==> flow/design.v (excerpt) <==
module TCAM_TOP (
        input                   CLK
       ,input                   RESET
       ,input                   SEARCH
       ,input                   SETTING
       ,input   [DATA_BITS-1:0] KEY
       ,input   [IDWID-1:0]     SETTING_ID
       ,input   [MASKWID-1:0]   SETTING_MASKID
       ,input   [IDWID-1:0]     SETTING_PRIORITY
       ,output  [IDWID-1:0]     RULEID
       ,output                  SETTING_COMPLETE
       ,output                  SEARCH_COMPLETE
       ,output                  MISMATCH
       ,input                     DDR3_AVL_INIT
       ,input   [SDRAM_DATA-1:0]  DDR3_AVL_READDATA
       ,input                     DDR3_AVL_WAITREQUEST
       ,input                     DDR3_AVL_READDATAVALID
       ,output                    DDR3_AVL_READ
       ,output                    DDR3_AVL_WRITE
       ,output  [SDRAM_ADDR-1:0]  DDR3_AVL_ADDRESS
       ,output  [SDRAM_DATA-1:0]  DDR3_AVL_WRITEDATA
       ,output                    DDR3_AVL_BURSTCOUNT
       ,output                    DDR3_AVL_INITCOMPLETE
	);
    parameter   DATA_BITS = 128;  
  ...
Settings: LEC_CHECK=0, ABC_AREA=1, CAP_MARGIN=20, CORE_MARGIN=2, CORE_UTILIZATION=60, CTS_CLUSTER_SIZE=57, GPL_ROUTABILITY_DRIVEN=1, MAX_ROUTING_LAYER=met4, SLEW_MARGIN=20; clock period 2.15 ns.
run.sh (not shown) runs the stock make flow with config.mk's settings and CLKGATE_MAP_FILE=.
The baseline went through all stages and came out clean.
Rerun with:
--- a/flow/config.mk
+++ b/flow/config.mk
@@ -10,4 +10,3 @@
 export CORE_MARGIN = 2
-export CORE_UTILIZATION = 60
-export CTS_CLUSTER_SIZE = 57
+export CORE_UTILIZATION = 56
 export GPL_ROUTABILITY_DRIVEN = 1
==> flow/constraint.sdc (replaced) <==
create_clock -name core_clock -period 2.27 [get_ports {CLK}]
set_input_delay 0.4540 -clock core_clock [delete_from_list [all_inputs] [get_ports {CLK}]]
set_output_delay 0.4540 -clock core_clock [all_outputs]
set_load 0.01 [all_outputs]
Result: The changed run produced a clean layout; final area barely changes; final cell count goes up by about 1.7%; hold slack is better by 9.3 ps; worst setup slack is better by 33 ps; wire length stays flat; synthesized cell count is unchanged; utilization goes down by 5.2 points; non-clock buffer count goes down by 33; register-to-register slack is better by 130 ps.
Rerun with:
--- a/flow/config.mk
+++ b/flow/config.mk
@@ -7,8 +7,5 @@
 export LEC_CHECK = 0
-export ABC_AREA = 1
 export CAP_MARGIN = 20
 export CORE_MARGIN = 2
-export CORE_UTILIZATION = 56
-export GPL_ROUTABILITY_DRIVEN = 1
-export MAX_ROUTING_LAYER = met4
+export CORE_UTILIZATION = 63
 export SLEW_MARGIN = 20
==> flow/constraint.sdc (replaced) <==
create_clock -name core_clock -period 5.62 [get_ports {CLK}]
set_input_delay 1.1240 -clock core_clock [delete_from_list [all_inputs] [get_ports {CLK}]]
set_output_delay 1.1240 -clock core_clock [all_outputs]
set_load 0.01 [all_outputs]
Effect:
- die area came out lower by roughly a tenth
- non-clock buffer count fell by 340
- first-iteration DRC count drops by about a fifth
- clock power drops by well over a third
- routed wire length is lower by roughly a tenth
Rerun with:
--- a/flow/config.mk
+++ b/flow/config.mk
@@ -9,3 +9,4 @@
 export CORE_MARGIN = 2
-export CORE_UTILIZATION = 63
+export CORE_UTILIZATION = 66
+export SETUP_SLACK_MARGIN = 1.05
 export SLEW_MARGIN = 20
==> flow/constraint.sdc (replaced) <==
create_clock -name core_clock -period 4.06 [get_ports {CLK}]
set_input_delay 0.8120 -clock core_clock [delete_from_list [all_inputs] [get_ports {CLK}]]
set_output_delay 0.8120 -clock core_clock [all_outputs]
set_load 0.01 [all_outputs]
What happened: The changed run passed the timing, DRC and antenna checks. Setup slack got worse by 630 ps. Clock-buffer cell count is lower by 6. Global-route usage is higher by 1.2 points. Core utilization is higher by 4.4 points. Wire length is lower by 0.41%. Clock power is higher by 41%. Synthesized area is unchanged. Non-clock buffer count is higher by 59. Hold slack got worse by 9.7 ps. Combinational power is higher by 42%. Clock skew is higher by 27 ps.

Starting RTL as in the previous note.
==> flow/config.mk <==
export PLATFORM = sky130hd
export DESIGN_NAME = TCAM_TOP
export DESIGN_NICKNAME = TCAM_TOP
export VERILOG_FILES = /design/flow/design.v
export SDC_FILE = /design/flow/constraint.sdc
export NUM_CORES = 4
export LEC_CHECK = 0
export ABC_AREA = 1
export CAP_MARGIN = 20
export CELL_PAD_IN_SITES_DETAIL_PLACEMENT = 2
export CORE_MARGIN = 10
export CORE_UTILIZATION = 65
export CTS_CLUSTER_DIAMETER = 307
export CTS_CLUSTER_SIZE = 48
export GPL_ROUTABILITY_DRIVEN = 1
export MAX_ROUTING_LAYER = met5
export PLACE_DENSITY_LB_ADDON = 0.24
export SETUP_SLACK_MARGIN = 0.1
export SLEW_MARGIN = 20
==> flow/constraint.sdc <==
create_clock -name core_clock -period 4.66 [get_ports {CLK}]
set_input_delay 0.9320 -clock core_clock [delete_from_list [all_inputs] [get_ports {CLK}]]
set_output_delay 0.9320 -clock core_clock [all_outputs]
set_load 0.01 [all_outputs]
The baseline ended with an error in detailed placement (3_5_place_dp).
==> next run, changes <==
Settings changed: ABC_AREA 1 to 0, CELL_PAD_IN_SITES_GLOBAL_PLACEMENT set to 2, GPL_ROUTABILITY_DRIVEN 1 to 0, GPL_TIMING_DRIVEN set to 0, MIN_ROUTING_LAYER set to met1, PLACE_DENSITY set to 0.49, PLACE_DENSITY_LB_ADDON 0.24 to unset.
The new run stopped in detailed placement (3_5_place_dp).
Area after synthesis rose by 1.1%.
Die size rose by 1.0%.
Synthesized cell count fell by 23%.

TCAM_TOP again, from the RTL that the note above started with.
Design TCAM_TOP, start of the top module:
module TCAM_TOP (
        input                   CLK
       ,input                   RESET
       ,input                   SEARCH
       ,input                   SETTING
       ,input   [DATA_BITS-1:0] KEY
       ,input   [IDWID-1:0]     SETTING_ID
       ,input   [MASKWID-1:0]   SETTING_MASKID
       ,input   [IDWID-1:0]     SETTING_PRIORITY
       ,output  [IDWID-1:0]     RULEID
       ,output                  SETTING_COMPLETE
       ,output                  SEARCH_COMPLETE
       ,output                  MISMATCH
       ,input                     DDR3_AVL_INIT
       ,input   [SDRAM_DATA-1:0]  DDR3_AVL_READDATA
       ,input                     DDR3_AVL_WAITREQUEST
       ,input                     DDR3_AVL_READDATAVALID
       ,output                    DDR3_AVL_READ
       ,output                    DDR3_AVL_WRITE
       ,output  [SDRAM_ADDR-1:0]  DDR3_AVL_ADDRESS
       ,output  [SDRAM_DATA-1:0]  DDR3_AVL_WRITEDATA
       ,output                    DDR3_AVL_BURSTCOUNT
  ...
Settings: LEC_CHECK=0, CAP_MARGIN=20, CORE_MARGIN=2, CORE_UTILIZATION=72, CTS_CLUSTER_DIAMETER=64, CTS_CLUSTER_SIZE=10, SETUP_SLACK_MARGIN=0.92, SLEW_MARGIN=40; clock period 3.12 ns.
The first run finished with timing, DRC and antenna clean.
==> next run, changes <==
--- a/flow/config.mk
+++ b/flow/config.mk
@@ -6,9 +6,10 @@
 export NUM_CORES = 4
 export LEC_CHECK = 0
+export ABC_AREA = 1
 export CAP_MARGIN = 20
 export CORE_MARGIN = 2
 export CORE_UTILIZATION = 72
-export CTS_CLUSTER_DIAMETER = 64
+export CTS_CLUSTER_DIAMETER = 119
 export CTS_CLUSTER_SIZE = 10
-export SETUP_SLACK_MARGIN = 0.92
-export SLEW_MARGIN = 40
+export SETUP_SLACK_MARGIN = 0.89
+export SLEW_MARGIN = 20
After rerunning: The new run ran to the end with no violations. Cell area went down slightly. Via count went up by about a fifth. Sequential share of layout area went up by 1.1 points. Maximum frequency went down by a few percent. Register-to-register slack is better by 0.02 ns. Synthesized area went down slightly.
==> next run, changes <==
==> flow/config.mk (replaced) <==
export PLATFORM = sky130hd
export DESIGN_NAME = TCAM_TOP
export DESIGN_NICKNAME = TCAM_TOP
export VERILOG_FILES = /design/flow/design.v
export SDC_FILE = /design/flow/constraint.sdc
export NUM_CORES = 4
export LEC_CHECK = 0
export CAP_MARGIN = 35
export CORE_MARGIN = 2
export CORE_UTILIZATION = 72
export CTS_CLUSTER_DIAMETER = 55
export CTS_CLUSTER_SIZE = 17
export PLACE_DENSITY = 0.41
export SETUP_SLACK_MARGIN = 0.93
export SLEW_MARGIN = 20
=>
- non-clock buffer count rises by 53
- final area drops slightly
- critical path depth grows by 4
- worst setup slack improves by 0.085 ns
==> next run, changes <==
--- a/flow/config.mk
+++ b/flow/config.mk
@@ -6,9 +6,12 @@
 export NUM_CORES = 4
 export LEC_CHECK = 0
+export ABC_AREA = 0
 export CAP_MARGIN = 35
 export CORE_MARGIN = 2
 export CORE_UTILIZATION = 72
-export CTS_CLUSTER_DIAMETER = 55
-export CTS_CLUSTER_SIZE = 17
+export CTS_CLUSTER_DIAMETER = 100
+export CTS_CLUSTER_SIZE = 22
+export GPL_ROUTABILITY_DRIVEN = 1
+export MAX_ROUTING_LAYER = met5
 export PLACE_DENSITY = 0.41
 export SETUP_SLACK_MARGIN = 0.93
After rerunning:
- die area stays the same
- clock-buffer cell count goes down by 78
- sequential cell count does not change
- worst setup slack is better by 0.029 ns
- fmax rose by 1.3%
- design area drops by 1.3%
- hold slack improves by 0.0098 ns
- synthesized cell count is unchanged
- area after synthesis stays the same
- via count shrinks by 1.3%
- first-iteration DRC count rises by 1.2%
==> next run, changes <==
==> flow/config.mk (replaced) <==
export PLATFORM = sky130hd
export DESIGN_NAME = TCAM_TOP
export DESIGN_NICKNAME = TCAM_TOP
export VERILOG_FILES = /design/flow/design.v
export SDC_FILE = /design/flow/constraint.sdc
export NUM_CORES = 4
export LEC_CHECK = 0
export CAP_MARGIN = 35
export CORE_MARGIN = 2
export CORE_UTILIZATION = 72
export CTS_CLUSTER_DIAMETER = 54
export CTS_CLUSTER_SIZE = 17
export PLACE_DENSITY_LB_ADDON = 0.07
export SETUP_SLACK_MARGIN = 0.93
export SLEW_MARGIN = 20
The changed run finished but failed the layout checks on antenna rules. Clock-buffer cell count goes up by 86. Setup slack gets worse by 0.076 ns. Combinational power goes up by about 4%. Design area goes up by 1.8%. Maximum frequency goes down by 3.4%. Flip-flop count is unchanged. Sequential share of layout area goes down by 1.2 points.
==> next run, changes <==
==> flow/config.mk (replaced) <==
export PLATFORM = sky130hd
export DESIGN_NAME = TCAM_TOP
export DESIGN_NICKNAME = TCAM_TOP
export VERILOG_FILES = /design/flow/design.v
export SDC_FILE = /design/flow/constraint.sdc
export NUM_CORES = 4
export LEC_CHECK = 0
export ABC_AREA = 0
export CAP_MARGIN = 20
export CORE_MARGIN = 2
export CORE_UTILIZATION = 72
export CTS_CLUSTER_SIZE = 22
export GPL_ROUTABILITY_DRIVEN = 1
export MAX_ROUTING_LAYER = met4
export SETUP_SLACK_MARGIN = 0.93
export SLEW_MARGIN = 20
This time the run completed without violations.
Design area grows by 3.1%.
Synthesized cell count stays the same.
Worst setup slack gets better by 0.015 ns.
Clock-buffer cell count came out higher by 90.
Wire length increases by 5.1%.
Critical path depth goes down by 5.
Total power went up by 14%.
Power and IR drop assume default switching activity.
